JK:
==> flow/design.v <==
module MUX(input [31:0] DMAport, output reg [24:0] out0, out1, out2, out3, out4, out5);
	always @ (*) begin
		out0 = 25'b0;
		out1 = 25'b0;
		out2 = 25'b0;
		out3 = 25'b0;
		out4 = 25'b0;
		out5 = 25'b0;
		case(DMAport[2:0])
			3'b000: out0 = DMAport[31:7];
			3'b001: out1 = DMAport[31:7];
			3'b010: out2 = DMAport[31:7];
			3'b011: out3 = DMAport[31:7];
			3'b100: out4 = DMAport[31:7];
			3'b101: out5 = DMAport[31:7];
			default:;
		endcase
	end
endmodule
module Register(input clk, input rst, input enable, input [23:0] datain, output reg [23:0] dataout);
	always @ (posedge clk or posedge rst) begin
		if (rst)
			dataout <= 24'b0;
		else if(enable)
			dataout <= datain;
	end
endmodule
module Wallace_BaughWooley (
    input  signed [7:0] a,
    input  signed [7:0] b,
    output signed [15:0] prod
);
    assign prod = a * b;
endmodule
module ConvEngine (
    input         clk,
    input         rst,
    input  [31:0] DMAport,        
    input         acc_enable,     
    input         acc_clear,      
    output [31:0] result          
);
    wire [24:0] mux_out0, mux_out1, mux_out2, mux_out3, mux_out4, mux_out5;
    MUX demux (
        .DMAport(DMAport),
        .out0(mux_out0),
        .out1(mux_out1),
        .out2(mux_out2),
        .out3(mux_out3),
        .out4(mux_out4),
        .out5(mux_out5)
    );
    wire [23:0] reg_data [5:0];
    Register reg0 (
        .clk(clk),
        .rst(rst),
        .enable(mux_out0[0]),
        .datain(mux_out0[24:1]),
        .dataout(reg_data[0])
    );
    Register reg1 (
        .clk(clk),
        .rst(rst),
        .enable(mux_out1[0]),
        .datain(mux_out1[24:1]),
        .dataout(reg_data[1])
    );
    Register reg2 (
        .clk(clk),
        .rst(rst),
        .enable(mux_out2[0]),
        .datain(mux_out2[24:1]),
        .dataout(reg_data[2])
    );
    Register reg3 (
        .clk(clk),
        .rst(rst),
        .enable(mux_out3[0]),
        .datain(mux_out3[24:1]),
        .dataout(reg_data[3])
    );
    Register reg4 (
        .clk(clk),
        .rst(rst),
        .enable(mux_out4[0]),
        .datain(mux_out4[24:1]),
        .dataout(reg_data[4])
    );
    Register reg5 (
        .clk(clk),
        .rst(rst),
        .enable(mux_out5[0]),
        .datain(mux_out5[24:1]),
        .dataout(reg_data[5])
    );
    wire signed [7:0] pixel [8:0];
    wire signed [7:0] kernel [8:0];
    assign pixel[0] = reg_data[0][23:16];
    assign pixel[1] = reg_data[0][15:8];
    assign pixel[2] = reg_data[0][7:0];
    assign pixel[3] = reg_data[1][23:16];
    assign pixel[4] = reg_data[1][15:8];
    assign pixel[5] = reg_data[1][7:0];
    assign pixel[6] = reg_data[2][23:16];
    assign pixel[7] = reg_data[2][15:8];
    assign pixel[8] = reg_data[2][7:0];
    assign kernel[0] = reg_data[3][23:16];
    assign kernel[1] = reg_data[3][15:8];
    assign kernel[2] = reg_data[3][7:0];
    assign kernel[3] = reg_data[4][23:16];
    assign kernel[4] = reg_data[4][15:8];
    assign kernel[5] = reg_data[4][7:0];
    assign kernel[6] = reg_data[5][23:16];
    assign kernel[7] = reg_data[5][15:8];
    assign kernel[8] = reg_data[5][7:0];
    wire signed [15:0] prod [8:0];
    Wallace_BaughWooley mult0 (.a(pixel[0]), .b(kernel[0]), .prod(prod[0]));
    Wallace_BaughWooley mult1 (.a(pixel[1]), .b(kernel[1]), .prod(prod[1]));
    Wallace_BaughWooley mult2 (.a(pixel[2]), .b(kernel[2]), .prod(prod[2]));
    Wallace_BaughWooley mult3 (.a(pixel[3]), .b(kernel[3]), .prod(prod[3]));
    Wallace_BaughWooley mult4 (.a(pixel[4]), .b(kernel[4]), .prod(prod[4]));
    Wallace_BaughWooley mult5 (.a(pixel[5]), .b(kernel[5]), .prod(prod[5]));
    Wallace_BaughWooley mult6 (.a(pixel[6]), .b(kernel[6]), .prod(prod[6]));
    Wallace_BaughWooley mult7 (.a(pixel[7]), .b(kernel[7]), .prod(prod[7]));
    Wallace_BaughWooley mult8 (.a(pixel[8]), .b(kernel[8]), .prod(prod[8]));
    wire signed [31:0] prod_ext [8:0];
    assign prod_ext[0] = {{16{prod[0][15]}}, prod[0]};
    assign prod_ext[1] = {{16{prod[1][15]}}, prod[1]};
    assign prod_ext[2] = {{16{prod[2][15]}}, prod[2]};
    assign prod_ext[3] = {{16{prod[3][15]}}, prod[3]};
    assign prod_ext[4] = {{16{prod[4][15]}}, prod[4]};
    assign prod_ext[5] = {{16{prod[5][15]}}, prod[5]};
    assign prod_ext[6] = {{16{prod[6][15]}}, prod[6]};
    assign prod_ext[7] = {{16{prod[7][15]}}, prod[7]};
    assign prod_ext[8] = {{16{prod[8][15]}}, prod[8]};
    wire signed [31:0] sum_products;
    assign sum_products = prod_ext[0] + prod_ext[1] + prod_ext[2] +
                          prod_ext[3] + prod_ext[4] + prod_ext[5] +
                          prod_ext[6] + prod_ext[7] + prod_ext[8];
    reg signed [31:0] accumulator;
    always @(posedge clk or posedge rst) begin
        if (rst) begin
            accumulator <= 32'b0;
        end else if (acc_clear) begin
            accumulator <= 32'b0;
        end else if (acc_enable) begin
            accumulator <= accumulator + sum_products;
        end
    end
    assign result = accumulator;
endmodule
Settings: LEC_CHECK=0, ABC_AREA=0, CAP_MARGIN=20, CELL_PAD_IN_SITES_DETAIL_PLACEMENT=0, CORE_MARGIN=5, CORE_UTILIZATION=22, CTS_CLUSTER_DIAMETER=259, CTS_CLUSTER_SIZE=56, GPL_ROUTABILITY_DRIVEN=0, GPL_TIMING_DRIVEN=1, MAX_ROUTING_LAYER=met4, PLACE_DENSITY=0.35, SLEW_MARGIN=20, TNS_END_PERCENT=100; clock period 9.4 ns.
run.sh (not shown) runs the stock make flow with config.mk's settings and CLKGATE_MAP_FILE=.
[inputs] MS vs JK
--- a/flow/config.mk
+++ b/flow/config.mk
@@ -6,5 +6,5 @@
 export NUM_CORES = 4
 export LEC_CHECK = 0
-export ABC_AREA = 0
+export ABC_AREA = 1
 export CAP_MARGIN = 20
 export CELL_PAD_IN_SITES_DETAIL_PLACEMENT = 0
@@ -12,9 +12,10 @@
 export CORE_UTILIZATION = 22
 export CTS_CLUSTER_DIAMETER = 259
-export CTS_CLUSTER_SIZE = 56
+export CTS_CLUSTER_SIZE = 100
 export GPL_ROUTABILITY_DRIVEN = 0
 export GPL_TIMING_DRIVEN = 1
 export MAX_ROUTING_LAYER = met4
-export PLACE_DENSITY = 0.35
+export PLACE_DENSITY = 0.78
+export SETUP_SLACK_MARGIN = -0.9
 export SLEW_MARGIN = 20
 export TNS_END_PERCENT = 100
## What came out
Changes observed in MS relative to JK: non-clock buffer count shows a reduction of about 47%, sequential share of layout area roughly the same.
For AL, these inputs were changed with respect to MS:
==> flow/config.mk <==
export PLATFORM = sky130hd
export DESIGN_NAME = ConvEngine
export DESIGN_NICKNAME = ConvEngine
export VERILOG_FILES = /design/flow/design.v
export SDC_FILE = /design/flow/constraint.sdc
export NUM_CORES = 4
export LEC_CHECK = 0
export ABC_AREA = 1
export CAP_MARGIN = 20
export CORE_MARGIN = 2
export CORE_UTILIZATION = 60
export CTS_CLUSTER_DIAMETER = 371
export CTS_CLUSTER_SIZE = 100
export SLEW_MARGIN = 20
==> flow/constraint.sdc <==
create_clock -name core_clock -period 4.71 [get_ports {clk}]
set_input_delay 0.9420 -clock core_clock [delete_from_list [all_inputs] [get_ports {clk}]]
set_output_delay 0.9420 -clock core_clock [all_outputs]
set_load 0.01 [all_outputs]
Notes after the runs:
Completing all stages was not enough for AL: its layout failed the final checks because of negative setup slack. AL: arrival time at the worst endpoint is 920 ps lower than what MS reported. The worst slack at placement in AL was lower than what MS gave. The higher count of cell instances traversed by the critical path came out of AL. Between MS and AL, global-route usage increased. AL against MS: number of endpoints failing setup at the final stage rose by 30; final standard cell utilization of the core rose by 49 points; multi-input logic area rose by 0.0014 mm^2.
Relative to AL, the following input files were edited for TR:
--- a/flow/config.mk
+++ b/flow/config.mk
@@ -6,9 +6,6 @@
 export NUM_CORES = 4
 export LEC_CHECK = 0
-export ABC_AREA = 1
 export CAP_MARGIN = 20
 export CORE_MARGIN = 2
-export CORE_UTILIZATION = 60
-export CTS_CLUSTER_DIAMETER = 371
-export CTS_CLUSTER_SIZE = 100
+export CORE_UTILIZATION = 24
 export SLEW_MARGIN = 20
==> flow/constraint.sdc <==
create_clock -name core_clock -period 10.9 [get_ports {clk}]
set_input_delay 2.1800 -clock core_clock [delete_from_list [all_inputs] [get_ports {clk}]]
set_output_delay 2.1800 -clock core_clock [all_outputs]
set_load 0.01 [all_outputs]
--- outcome ---
- Both conditions hold for TR: the flow ran to the end and the final layout passed the timing, DRC and antenna checks.
- Summary — number of gates resized after CTS, TR relative to AL: lower, by 252.
- Placed cell count sits higher in TR than in AL.


run 1:
// ConvEngine: RTL as listed in full above, without the edits since
clock: 9.29 ns
lec_check: 0
cap_margin: 20
cell_pad_in_sites_detail_placement: 0
core_margin: 2
core_utilization: 72
cts_cluster_diameter: 27
cts_cluster_size: 56
gpl_routability_driven: 0
gpl_timing_driven: 1
max_routing_layer: met4
place_density_lb_addon: 0.0
setup_slack_margin: 1.73
slew_margin: 40
[inputs] run 2 vs run 1
- MAX_ROUTING_LAYER now met5, was met4
- ABC_AREA now 1, previously not set
- CORE_ASPECT_RATIO now 0.71, previously not set
- SETUP_SLACK_MARGIN no longer set, was 1.73
- CTS_CLUSTER_DIAMETER now 231, was 27
- PLACE_DENSITY_LB_ADDON now 0.04, was 0.0
- the clock period (ns, I/O delays scaled along) now 7.05, was 9.29
### Flow results
Run 2: complete, dirty (setup timing)
For run 2, the busiest layer in global routing was met1, unlike run 1, where it was met2.
The maximum achievable frequency of run 2 exceeds that of run 1 by about 8%.
Against run 1 as the reference, run 2 delivers a higher yosys synthesis chip area.
Compared to run 1, run 2 has count of clock-net buffers in the final layout 2 higher.
Relative to run 2, the following input files were edited for run 3:
- CTS_CLUSTER_DIAMETER: 231 -> 25
- MAX_ROUTING_LAYER: met5 -> met4
- CORE_ASPECT_RATIO: 0.71 -> 0.91
- PLACE_DENSITY_LB_ADDON: 0.04 -> 0.0
- SETUP_SLACK_MARGIN: unset -> 2.65
- ABC_AREA: 1 -> unset
- the clock period (ns, I/O delays scaled along): 7.05 -> 9.29
==> results <==
Looking across run 2 and run 3, the single run that reached the end with no open violations was run 3.
Completing all stages was not enough for run 2: its layout failed the final checks because of setup timing.
| cell count | lower: run 3 |
The effective utilization at floorplan on run 2 is in line with that on run 3.
Sort run 2 and run 3 by post-route core utilization, ascending, and run 3 comes first.
Compared with run 2, in run 3 met1 track demand over resource in global routing has decreased, first-pass GRT wire length has decreased.
The lower count of standard-cell rows of run 2 and run 3 is in run 2.
Comparing run 2 and run 3, the higher worst reg-to-reg setup slack was measured on run 3.
For run 4, these inputs were changed with respect to run 3:
- swapping 0 for 1 in GPL_ROUTABILITY_DRIVEN
- swapping 0.91 for 0.71 in CORE_ASPECT_RATIO
- swapping 0.0 for 0.08 in PLACE_DENSITY_LB_ADDON
- swapping 2.65 for 0.67 in SETUP_SLACK_MARGIN
- clearing CTS_CLUSTER_DIAMETER, which used to be 25
- swapping 9.29 for 8.44 in the clock period (ns, I/O delays scaled along)
### Flow results
- Run 4 finished all stages; however, its layout fails the closing checks, the failures being setup timing.
- Compared with run 3, run 4 instantiates a larger number of standard cells.
- Worst-path maximum fanout delta for run 4 relative to run 3: 3 lower
- Changes observed in run 4 relative to run 3: wire length of the first global-routing pass higher, die size was more or less identical, flop share of the area fell 0.38 points, XOR/XNOR share of the synthesized area level.
Setup changes, run 4 to run 5
- a deleted PLACE_DENSITY_LB_ADDON that had been 0.08
- an added CTS_CLUSTER_DIAMETER of 41
- a deleted CORE_ASPECT_RATIO that had been 0.71
- an added PLACE_DENSITY of 0.35
- a change of SETUP_SLACK_MARGIN from 0.67 to 2.65
- a change of GPL_ROUTABILITY_DRIVEN from 1 to 0
- a change of the clock period (ns, I/O delays scaled along) from 8.44 to 9.29
Run 4 and run 5 ended up with roughly the same post-synthesis share of cell area spent on and, or, nand and nor gates. Run 5 went all the way through the flow, and no timing, DRC or antenna check failed. In the metrics for run 4 and run 5, the one carrying the lower peak per-stage delay on the critical path is run 4. In run 5, number of core rows is higher than in run 4. Die outline width, run 4 and run 5: higher on run 4.


## v15
// ConvEngine: RTL as listed in full above, without the edits since
make LEC_CHECK=0 CAP_MARGIN=35 CELL_PAD_IN_SITES_GLOBAL_PLACEMENT=3 CORE_MARGIN=2 CORE_UTILIZATION=72 CTS_CLUSTER_DIAMETER=204 GPL_TIMING_DRIVEN=1 PLACE_DENSITY_LB_ADDON=0.26 SETUP_SLACK_MARGIN=2.63 SLEW_MARGIN=20 TNS_END_PERCENT=80 finish   # period 10.0 ns
global placement without I/O: v15 exited with error
Input changes introduced in v45 (baseline for comparison: v15):
- a change of CAP_MARGIN from 35 to 20
- a change of SETUP_SLACK_MARGIN from 2.63 to 1.93
- a deleted TNS_END_PERCENT that had been 80
- a deleted CTS_CLUSTER_DIAMETER that had been 204
- a change of PLACE_DENSITY_LB_ADDON from 0.26 to 0.06
- an added MAX_ROUTING_LAYER of met4
- a deleted GPL_TIMING_DRIVEN that had been 1
- a deleted CELL_PAD_IN_SITES_GLOBAL_PLACEMENT that had been 3
Results
v15 terminated abnormally: global placement without I/O reported FLW-0024. Looking at the reports, v45 completed the entire flow and the layout it produced met the timing, DRC and antenna checks. v15 -> v45: adder-cell area share of the yosys netlist flat. Reported for v45 and v15, die area turned out identical to the last digit. v15 -> v45: starting utilization of the core area delta 0, exact match. Diff v45..v15 | yosys synthesis chip area | unchanged. v15 -> v45: area fraction in and, or, nand and nor cells delta 0, exact match. v15 -> v45: mapped cell area delta 0, exact match.
[inputs] v47 vs v45
- clearing MAX_ROUTING_LAYER, which used to be met4
- clearing SETUP_SLACK_MARGIN, which used to be 1.93
- swapping 0.06 for 0.26 in PLACE_DENSITY_LB_ADDON
- putting GPL_TIMING_DRIVEN at 0 where nothing was set
==> results <==
v47 ends up with lower global-route usage than v45 does. The origin of the worst setup path comes out reg4.dataout[4] in one run and reg1.dataout[23] in the other, namely in v45 and v47 respectively. There was hardly any difference in clock-pin slew on the worst setup and hold paths between v45 and v47. Relative to v45, count of nets after finishing has gone down in v47. The higher minimum period implied by the final worst setup slack of v45 and v47 is in v47. Routed wirelength normalized by instance count (lower): v47. Compared with v45, v47 shows a lower vias after detailed routing.


RTL: the design.v shown in full above, as it stands there.
clock: 9.4 ns
lec_check: 0
cap_margin: 20
cell_pad_in_sites_detail_placement: 0
core_margin: 2
core_utilization: 70
cts_cluster_size: 56
gpl_routability_driven: 0
gpl_timing_driven: 1
max_routing_layer: met4
place_density: 0.78
setup_slack_margin: 1.81
slew_margin: 40
The first run went through all stages and came out clean.
==> next run, changes <==
Settings changed: CORE_MARGIN 2 to 5, CORE_UTILIZATION 70 to 25, GPL_TIMING_DRIVEN 1 to 0, SETUP_SLACK_MARGIN 1.81 to 0.18.
What happened: Area after synthesis does not change. Sequential share of layout area came out lower by 0.24 points. Worst setup slack got worse by 0.12 ns. Synthesized cell count stays the same. Clock skew increases by 0.0035 ns. Wire length goes down by 3.4%.


== v6 ==
RTL: the design.v shown in full above, as it stands there.
==> flow/config.mk <==
export PLATFORM = sky130hd
export DESIGN_NAME = ConvEngine
export DESIGN_NICKNAME = ConvEngine
export VERILOG_FILES = /design/flow/design.v
export SDC_FILE = /design/flow/constraint.sdc
export NUM_CORES = 4
export LEC_CHECK = 0
export ABC_AREA = 1
export CAP_MARGIN = 20
export CORE_ASPECT_RATIO = 0.88
export CORE_MARGIN = 2
export CORE_UTILIZATION = 72
export CTS_CLUSTER_DIAMETER = 232
export MAX_ROUTING_LAYER = met4
export PLACE_DENSITY_LB_ADDON = 0.05
export SETUP_SLACK_MARGIN = 1.76
export SLEW_MARGIN = 20
==> flow/constraint.sdc <==
create_clock -name core_clock -period 6.07 [get_ports {clk}]
set_input_delay 1.2140 -clock core_clock [delete_from_list [all_inputs] [get_ports {clk}]]
set_output_delay 1.2140 -clock core_clock [all_outputs]
set_load 0.01 [all_outputs]
v6 finished all stages; however, its layout fails the closing checks, the failures being negative setup slack.
Input changes introduced in v7 (baseline for comparison: v6):
==> flow/config.mk <==
export PLATFORM = sky130hd
export DESIGN_NAME = ConvEngine
export DESIGN_NICKNAME = ConvEngine
export VERILOG_FILES = /design/flow/design.v
export SDC_FILE = /design/flow/constraint.sdc
export NUM_CORES = 4
export LEC_CHECK = 0
export CAP_MARGIN = 20
export CORE_MARGIN = 2
export CORE_UTILIZATION = 70
export CTS_CLUSTER_SIZE = 38
export MAX_ROUTING_LAYER = met4
export SLEW_MARGIN = 20
==> flow/constraint.sdc <==
create_clock -name core_clock -period 6.47 [get_ports {clk}]
set_input_delay 1.2940 -clock core_clock [delete_from_list [all_inputs] [get_ports {clk}]]
set_output_delay 1.2940 -clock core_clock [all_outputs]
set_load 0.01 [all_outputs]
## What came out
Delta (v7 minus v6): final period demand of the worst path saw an increase; wire length saw a decrease; number of antenna violations at the first check in global routing saw an increase; setup slack saw a decrease.
Diff v6..v7 | total DRC errors in the routed layout | negligible
Delta (v7 minus v6): required arrival time at the worst endpoint picked up an extra 0.42 ns.
As for a clean layout from v7 and v6, there is none.
Final checks on v7, whose flow otherwise completed, came back failing, citing negative setup slack.
